==> v11 <==
Design Risc_32_bit, start of the top module:
module Risc_32_bit
(
  input         clk       ,
  input         rst_n     ,
  output [31:0] imem_addr ,
  input  [31:0] imem_rdata,
  output [31:0] dmem_addr ,
  output [31:0] dmem_wdata,
  output        dmem_we   ,
  input  [31:0] dmem_rdata
);
Settings: LEC_CHECK=0, CAP_MARGIN=20, CORE_MARGIN=2, CORE_UTILIZATION=57, SLEW_MARGIN=20; clock period 4.36 ns.
run.sh (not shown) runs the stock make flow with config.mk's settings and CLKGATE_MAP_FILE=.
==> v8: changes against v11 <==
CAP_MARGIN = 25   (was 20)
CELL_PAD_IN_SITES_GLOBAL_PLACEMENT = 2   (was default)
CORE_UTILIZATION = 27   (was 57)
CTS_CLUSTER_DIAMETER = 127   (was default)
GPL_ROUTABILITY_DRIVEN = 0   (was default)
GPL_TIMING_DRIVEN = 0   (was default)
HOLD_SLACK_MARGIN = 0.25   (was default)
MAX_ROUTING_LAYER = met4   (was default)
TNS_END_PERCENT = 60   (was default)
==> flow/constraint.sdc (replaced) <==
create_clock -name core_clock -period 13.2 [get_ports {clk}]
set_input_delay 2.6400 -clock core_clock [delete_from_list [all_inputs] [get_ports {clk}]]
set_output_delay 2.6400 -clock core_clock [all_outputs]
set_load 0.01 [all_outputs]
==> v2: changes against v11 <==
ABC_AREA = 0   (was default)
CELL_PAD_IN_SITES_DETAIL_PLACEMENT = 0   (was default)
CORE_ASPECT_RATIO = 0.74   (was default)
CORE_UTILIZATION = 72   (was 57)
CTS_CLUSTER_DIAMETER = 81   (was default)
CTS_CLUSTER_SIZE = 47   (was default)
PLACE_DENSITY_LB_ADDON = 0.0   (was default)
SETUP_SLACK_MARGIN = 0.46   (was default)
==> flow/constraint.sdc (replaced) <==
create_clock -name core_clock -period 3.37 [get_ports {clk}]
set_input_delay 0.6740 -clock core_clock [delete_from_list [all_inputs] [get_ports {clk}]]
set_output_delay 0.6740 -clock core_clock [all_outputs]
set_load 0.01 [all_outputs]
==> results <==
item	v8	v2	v11
Post-route core utilization	0.325	-	0.702
Total Die Area	0.295 mm2	0.112 mm2	0.141 mm2
Class of the most critical setup path	reg2reg	-	reg2reg
Share of total power in combinational logic	0.187	-	0.215
Final layout net count	7795	-	7964
Layout Cell Area excl Fill	0.0943 mm2	-	0.0963 mm2
Final worst path period need	8.92 ns	-	5.27 ns
Wirelength, routed	419 mm	-	338 mm
Setup violators final	0	-	60
Met2 Wirelength	190 mm	-	149 mm
Largest cell class	sequential cells	-	logic gates
Number of non-clock buffers	974	-	1164
FF-to-FF Start	Reg_MEM_WB_i.wb_rd[2]	-	Reg_MEM_WB_i.wb_rd[4]
Outcome	no timing/DRC/antenna violations	did not finish	finished with violations
Failing step	-	global routing (5_1_grt)	-
Reasons for failing layout checks	-	-	setup timing
Number of detailed-route iterations in the first pass	8	-	9
Power density of the placed cells	130 mW/mm2	-	371 mW/mm2
Buffers inserted by post-CTS timing repair	0	25	51
Initial Utilization	0.271	0.724	0.573
Fillers	29700	-	10000
Worst-case register-to-register setup slack	4.28 ns	-	-0.91 ns
Crit path launch type	register	-	register
Final-report max-slew violation count	0	-	0
Critical path data required time	13.88 ns	-	5.05 ns
Met3 wirelength from detailed routing	36.7 mm	-	47.3 mm

---

==> nickel: inputs <==
Risc_32_bit again, from the RTL that the note above started with.
export LEC_CHECK = 0
export CAP_MARGIN = 20
export CORE_MARGIN = 2
export CORE_UTILIZATION = 40
export SLEW_MARGIN = 20
create_clock -name core_clock -period 7.85 [get_ports {clk}]
==> juniper: changes against nickel <==
--- a/flow/config.mk
+++ b/flow/config.mk
@@ -8,4 +8,4 @@
 export CAP_MARGIN = 20
 export CORE_MARGIN = 2
-export CORE_UTILIZATION = 40
+export CORE_UTILIZATION = 13
 export SLEW_MARGIN = 20
==> flow/constraint.sdc (replaced) <==
create_clock -name core_clock -period 12.7 [get_ports {clk}]
set_input_delay 2.5400 -clock core_clock [delete_from_list [all_inputs] [get_ports {clk}]]
set_output_delay 2.5400 -clock core_clock [all_outputs]
set_load 0.01 [all_outputs]
==> notes <==
juniper went through all stages and came out clean. nickel completed with no timing, DRC or antenna violations. Flip-flop count is the same in juniper and nickel. Against nickel, the cell area of juniper is higher by about 7%. In juniper the worst hold slack is lower than in nickel, by 0.025 ns. In juniper the final cell count is higher than in nickel, by 55%. Against nickel, the register-to-register slack of juniper is higher by 4.5 ns. Synthesized cell count is the same in juniper and nickel. Of juniper and nickel, juniper has the higher clock skew (gap 0.020 ns). The die area of juniper is 3.1 times that of nickel.
==> figures <==
Post-detail-place hpwl: nickel 221000 um; juniper 225000 um
Wire length on met3: nickel 34400 um; juniper 45400 um
Clock Latency Late Sink: nickel 0.84 ns; juniper 0.86 ns
Run status: nickel complete, no violations; juniper complete, no violations
Hold Slack: nickel 0.438 ns; juniper 0.413 ns
Total routing usage reported by global routing: nickel 33.1%; juniper 10.9%
Count of clock-net buffers in the final layout: nickel 215; juniper 221
Headroom to the max-slew limit: nickel 19.2%; juniper 20.2%
First-pass GRT wire length: nickel 469000 um; juniper 479000 um
Met2 WL post-DR: nickel 154000 um; juniper 152000 um
Worst setup slack before clock tree synthesis: nickel 0.867 ns; juniper 5.23 ns
Sequential share of power: nickel 44.3%; juniper 44.7%
Max Fclk: nickel 0.139 GHz; juniper 0.132 GHz
Capture point of the worst path: nickel State_IF_if.Reg_PC_i.pc_curr[22]; juniper State_IF_if.Reg_PC_i.pc_curr[29]
Combined area of the multi-input logic cells: nickel 37400 um2; juniper 37500 um2
Cell with the largest stage delay on the worst path: nickel o311ai_2; juniper a221oi_1
Met3 Resource Use GR: nickel 7.79%; juniper 3.66%

---

==> run a: inputs <==
Starting RTL as in the previous note.
==> flow/config.mk <==
export PLATFORM = sky130hd
export DESIGN_NAME = Risc_32_bit
export DESIGN_NICKNAME = Risc_32_bit
export VERILOG_FILES = /design/flow/design.v
export SDC_FILE = /design/flow/constraint.sdc
export NUM_CORES = 4
export LEC_CHECK = 0
export ABC_AREA = 1
export CAP_MARGIN = 30
export CELL_PAD_IN_SITES_DETAIL_PLACEMENT = 1
export CELL_PAD_IN_SITES_GLOBAL_PLACEMENT = 2
export CORE_MARGIN = 2
export CORE_UTILIZATION = 40
export CTS_CLUSTER_DIAMETER = 133
export CTS_CLUSTER_SIZE = 15
export GPL_TIMING_DRIVEN = 0
export HOLD_SLACK_MARGIN = 0.03
export MAX_ROUTING_LAYER = met5
export MIN_ROUTING_LAYER = met2
export SETUP_SLACK_MARGIN = 0.44
export SLEW_MARGIN = 15
export TNS_END_PERCENT = 50
==> flow/constraint.sdc <==
create_clock -name core_clock -period 8.5 [get_ports {clk}]
set_input_delay 1.7000 -clock core_clock [delete_from_list [all_inputs] [get_ports {clk}]]
set_output_delay 1.7000 -clock core_clock [all_outputs]
set_load 0.01 [all_outputs]
==> run b (differences from run a) <==
Settings changed: ABC_AREA 1 to not set, CELL_PAD_IN_SITES_GLOBAL_PLACEMENT 2 to not set, CTS_CLUSTER_DIAMETER 133 to not set, CTS_CLUSTER_SIZE 15 to 69, GPL_TIMING_DRIVEN 0 to not set, HOLD_SLACK_MARGIN 0.03 to 0.28, MAX_ROUTING_LAYER met5 to met4, MIN_ROUTING_LAYER met2 to not set.
==> flow_metrics.env <==
# implementation run metrics
export IMPL_outcome="did not finish"
export IMPL_haltStage="global routing (5_1_grt)"
export IMPL_stop_error="[ERROR GRT-0116] Global routing finished with congestion. Check the congestion regions in the DRC Viewer."
export IMPL_die_h_um=453
export IMPL_initCoreUtil=0.403
# the run above: run a

==> flow_metrics.env <==
# source this file to load flow results
export IMPL_rows=162
export IMPL_place_inst=9455
export IMPL_pg_comb_mw=3.03
export IMPL_busiest_layer="met2"
export IMPL_setup_worst_path_start="Reg_MEM_WB_i.wb_rd[0]"
export IMPL_gp_congestion=1.02
export IMPL_critPathTopFamily="simple AND/OR/NAND/NOR gates"
export IMPL_initCoreUtil=0.403
export IMPL_outcome="complete, no violations"
# the run above: run b


---

==> trial 77 <==
Risc_32_bit again, from the RTL that the note above started with.
==> flow/config.mk <==
export PLATFORM = sky130hd
export DESIGN_NAME = Risc_32_bit
export DESIGN_NICKNAME = Risc_32_bit
export VERILOG_FILES = /design/flow/design.v
export SDC_FILE = /design/flow/constraint.sdc
export NUM_CORES = 4
export LEC_CHECK = 0
export CAP_MARGIN = 20
export CELL_PAD_IN_SITES_GLOBAL_PLACEMENT = 3
export CORE_MARGIN = 4
export CORE_UTILIZATION = 71
export CTS_CLUSTER_DIAMETER = 395
export CTS_CLUSTER_SIZE = 33
export GPL_ROUTABILITY_DRIVEN = 0
export GPL_TIMING_DRIVEN = 1
export PLACE_DENSITY = 0.77
export SETUP_SLACK_MARGIN = 1.82
export SLEW_MARGIN = 20
==> flow/constraint.sdc <==
create_clock -name core_clock -period 7.58 [get_ports {clk}]
set_input_delay 1.5160 -clock core_clock [delete_from_list [all_inputs] [get_ports {clk}]]
set_output_delay 1.5160 -clock core_clock [all_outputs]
set_load 0.01 [all_outputs]
==> inputs of build 80, as changes to trial 77 <==
==> flow/config.mk (replaced) <==
export PLATFORM = sky130hd
export DESIGN_NAME = Risc_32_bit
export DESIGN_NICKNAME = Risc_32_bit
export VERILOG_FILES = /design/flow/design.v
export SDC_FILE = /design/flow/constraint.sdc
export NUM_CORES = 4
export LEC_CHECK = 0
export CAP_MARGIN = 20
export CORE_MARGIN = 2
export CORE_UTILIZATION = 40
export SLEW_MARGIN = 20
==> flow/constraint.sdc (replaced) <==
create_clock -name core_clock -period 8.5 [get_ports {clk}]
set_input_delay 1.7000 -clock core_clock [delete_from_list [all_inputs] [get_ports {clk}]]
set_output_delay 1.7000 -clock core_clock [all_outputs]
set_load 0.01 [all_outputs]
==> inputs of build 53, as changes to trial 77 <==
==> flow/config.mk (replaced) <==
export PLATFORM = sky130hd
export DESIGN_NAME = Risc_32_bit
export DESIGN_NICKNAME = Risc_32_bit
export VERILOG_FILES = /design/flow/design.v
export SDC_FILE = /design/flow/constraint.sdc
export NUM_CORES = 4
export LEC_CHECK = 0
export ABC_AREA = 0
export CAP_MARGIN = 20
export CELL_PAD_IN_SITES_DETAIL_PLACEMENT = 0
export CORE_ASPECT_RATIO = 0.74
export CORE_MARGIN = 2
export CORE_UTILIZATION = 70
export CTS_CLUSTER_DIAMETER = 81
export CTS_CLUSTER_SIZE = 47
export SETUP_SLACK_MARGIN = 1.17
export SLEW_MARGIN = 20
==> flow/constraint.sdc (replaced) <==
create_clock -name core_clock -period 3.37 [get_ports {clk}]
set_input_delay 0.6740 -clock core_clock [delete_from_list [all_inputs] [get_ports {clk}]]
set_output_delay 0.6740 -clock core_clock [all_outputs]
set_load 0.01 [all_outputs]
==> qor summary <==
item                                                build 80                      trial 77                build 53
Run status                                    finished clean        stopped before the end  stopped before the end
Stage where the flow stopped                               -  global placement without I/O          global routing
Initial Utilization                                   40.29%                        71.88%                  70.69%
Placed Area                                      0.08350 mm2                             -             0.09034 mm2
Area of the die                                   0.2000 mm2                    0.1160 mm2              0.1150 mm2
Total placed cells including tap cells                  9445                             -                    9224
Setup bufs post-CTS                                        0                             -                     175
CTS-repair resized insts                                   0                             -                     861
Clk sinks                                               1395                             -                    1395
CTS buffer count                                         159                             -                      47
Standard-cell row count                                  162                           121                     105
Die Span X                                          447.2 um                      340.7 um                393.5 um
H-tree level count                                         4                             -                       2
Number of buffers inserted by port buffering             162                             -                     162
HPWL after detailed placement                      215000 um                             -               245700 um
Clock tree buffer depth                                    3                             -                       3

---

==> inputs of cedar <==
Starting RTL as in the previous note.
==> flow/config.mk <==
export PLATFORM = sky130hd
export DESIGN_NAME = Risc_32_bit
export DESIGN_NICKNAME = Risc_32_bit
export VERILOG_FILES = /design/flow/design.v
export SDC_FILE = /design/flow/constraint.sdc
export NUM_CORES = 4
export LEC_CHECK = 0
export ABC_AREA = 0
export CAP_MARGIN = 10
export CELL_PAD_IN_SITES_DETAIL_PLACEMENT = 1
export CORE_ASPECT_RATIO = 0.74
export CORE_MARGIN = 7
export CORE_UTILIZATION = 40
export CTS_CLUSTER_DIAMETER = 201
export CTS_CLUSTER_SIZE = 86
export GPL_ROUTABILITY_DRIVEN = 0
export MIN_ROUTING_LAYER = met2
export PLACE_DENSITY_LB_ADDON = 0.29
export SETUP_SLACK_MARGIN = 1.17
export SLEW_MARGIN = 20
==> flow/constraint.sdc <==
create_clock -name core_clock -period 4.79 [get_ports {clk}]
set_input_delay 0.9580 -clock core_clock [delete_from_list [all_inputs] [get_ports {clk}]]
set_output_delay 0.9580 -clock core_clock [all_outputs]
set_load 0.01 [all_outputs]
==> tundra (differences from cedar) <==
==> flow/config.mk (replaced) <==
export PLATFORM = sky130hd
export DESIGN_NAME = Risc_32_bit
export DESIGN_NICKNAME = Risc_32_bit
export VERILOG_FILES = /design/flow/design.v
export SDC_FILE = /design/flow/constraint.sdc
export NUM_CORES = 4
export LEC_CHECK = 0
export CAP_MARGIN = 20
export CORE_MARGIN = 2
export CORE_UTILIZATION = 10
export SLEW_MARGIN = 20
==> flow/constraint.sdc (replaced) <==
create_clock -name core_clock -period 11.5 [get_ports {clk}]
set_input_delay 2.3000 -clock core_clock [delete_from_list [all_inputs] [get_ports {clk}]]
set_output_delay 2.3000 -clock core_clock [all_outputs]
set_load 0.01 [all_outputs]
==> run summary <==
The following summarizes the physical implementation.

Die
The chip height is 890 µm.

Status
The flow ran to the end and the layout has no timing, DRC or antenna violations.

Global route
The global router's overall resource usage is 8.13%. For this run, global-route usage on met2 was measured as 12.6%.

Place
The post-placement cell count is 17300.
The numbers above come from tundra.

==> run summary <==
Implementation results are summarized by area below.

Global route
The global router's overall resource usage is 69.0%. In the global route stage, met2 resource usage came out at 68.7%.

Status
The flow did not finish. The run ended at 5_1_grt. The tool reported: "[ERROR GRT-0116] Global routing finished with congestion. Check the congestion regions in the DRC Viewer".

Die
The die is 395 µm tall.

Yosys
Per the synthesis report, the dominant area consumer among library cells is sky130_fd_sc_hd__edfxtp_1.

Place
The post-placement cell count is 9936.
The numbers above come from cedar.


---

==> branch indigo: inputs <==
Starting RTL as in the previous note.
clock: 4.79 ns
lec_check: 0
abc_area: 0
cap_margin: 10
cell_pad_in_sites_detail_placement: 2
core_aspect_ratio: 0.74
core_margin: 7
core_utilization: 19
cts_cluster_diameter: 55
cts_cluster_size: 61
gpl_routability_driven: 0
max_routing_layer: met4
min_routing_layer: met1
place_density_lb_addon: 0.29
setup_slack_margin: 1.17
slew_margin: 20
==> inputs of branch xenon, as changes to branch indigo <==
- ABC_AREA: 0 -> not set
- CAP_MARGIN: 10 -> 20
- CELL_PAD_IN_SITES_DETAIL_PLACEMENT: 2 -> not set
- CORE_ASPECT_RATIO: 0.74 -> not set
- CORE_MARGIN: 7 -> 2
- CORE_UTILIZATION: 19 -> 66
- CTS_CLUSTER_DIAMETER: 55 -> not set
- CTS_CLUSTER_SIZE: 61 -> 54
- GPL_ROUTABILITY_DRIVEN: 0 -> not set
- MAX_ROUTING_LAYER: met4 -> not set
- MIN_ROUTING_LAYER: met1 -> not set
- PLACE_DENSITY_LB_ADDON: 0.29 -> not set
- SETUP_SLACK_MARGIN: 1.17 -> not set
==> flow/constraint.sdc (replaced) <==
create_clock -name core_clock -period 5.05 [get_ports {clk}]
set_input_delay 1.0100 -clock core_clock [delete_from_list [all_inputs] [get_ports {clk}]]
set_output_delay 1.0100 -clock core_clock [all_outputs]
set_load 0.01 [all_outputs]
==> notes <==
Synthesized cell count is the same in branch xenon and branch indigo.
In synthesized area, branch xenon and branch indigo do not differ.
The die area of branch indigo is 3.5 times that of branch xenon.
Branch xenon aborted during global routing. Branch indigo produced a layout that fails on setup timing.
==> figures <==
quantity	branch indigo	branch xenon
Outcome	complete, but fails checks	did not finish
Failing step	-	global routing
Reasons for failing layout checks	setup timing	-
Buffer depth of the longest clock path	4	3
# rows	202	126
Chip area	432000 um^2	122000 um^2
Resize count post-CTS	423	159
Placed Instance Area	92200 um^2	86200 um^2
Inst Count DP	12900	8863
Hpwl dp	278000 um	226000 um
Post-CTS setup-driven buffer insertion count	80	34
Floorplan core area	410000 um^2	118000 um^2
Initial Util	19.1%	66.5%
Power is estimated from default activity; no workload was simulated.
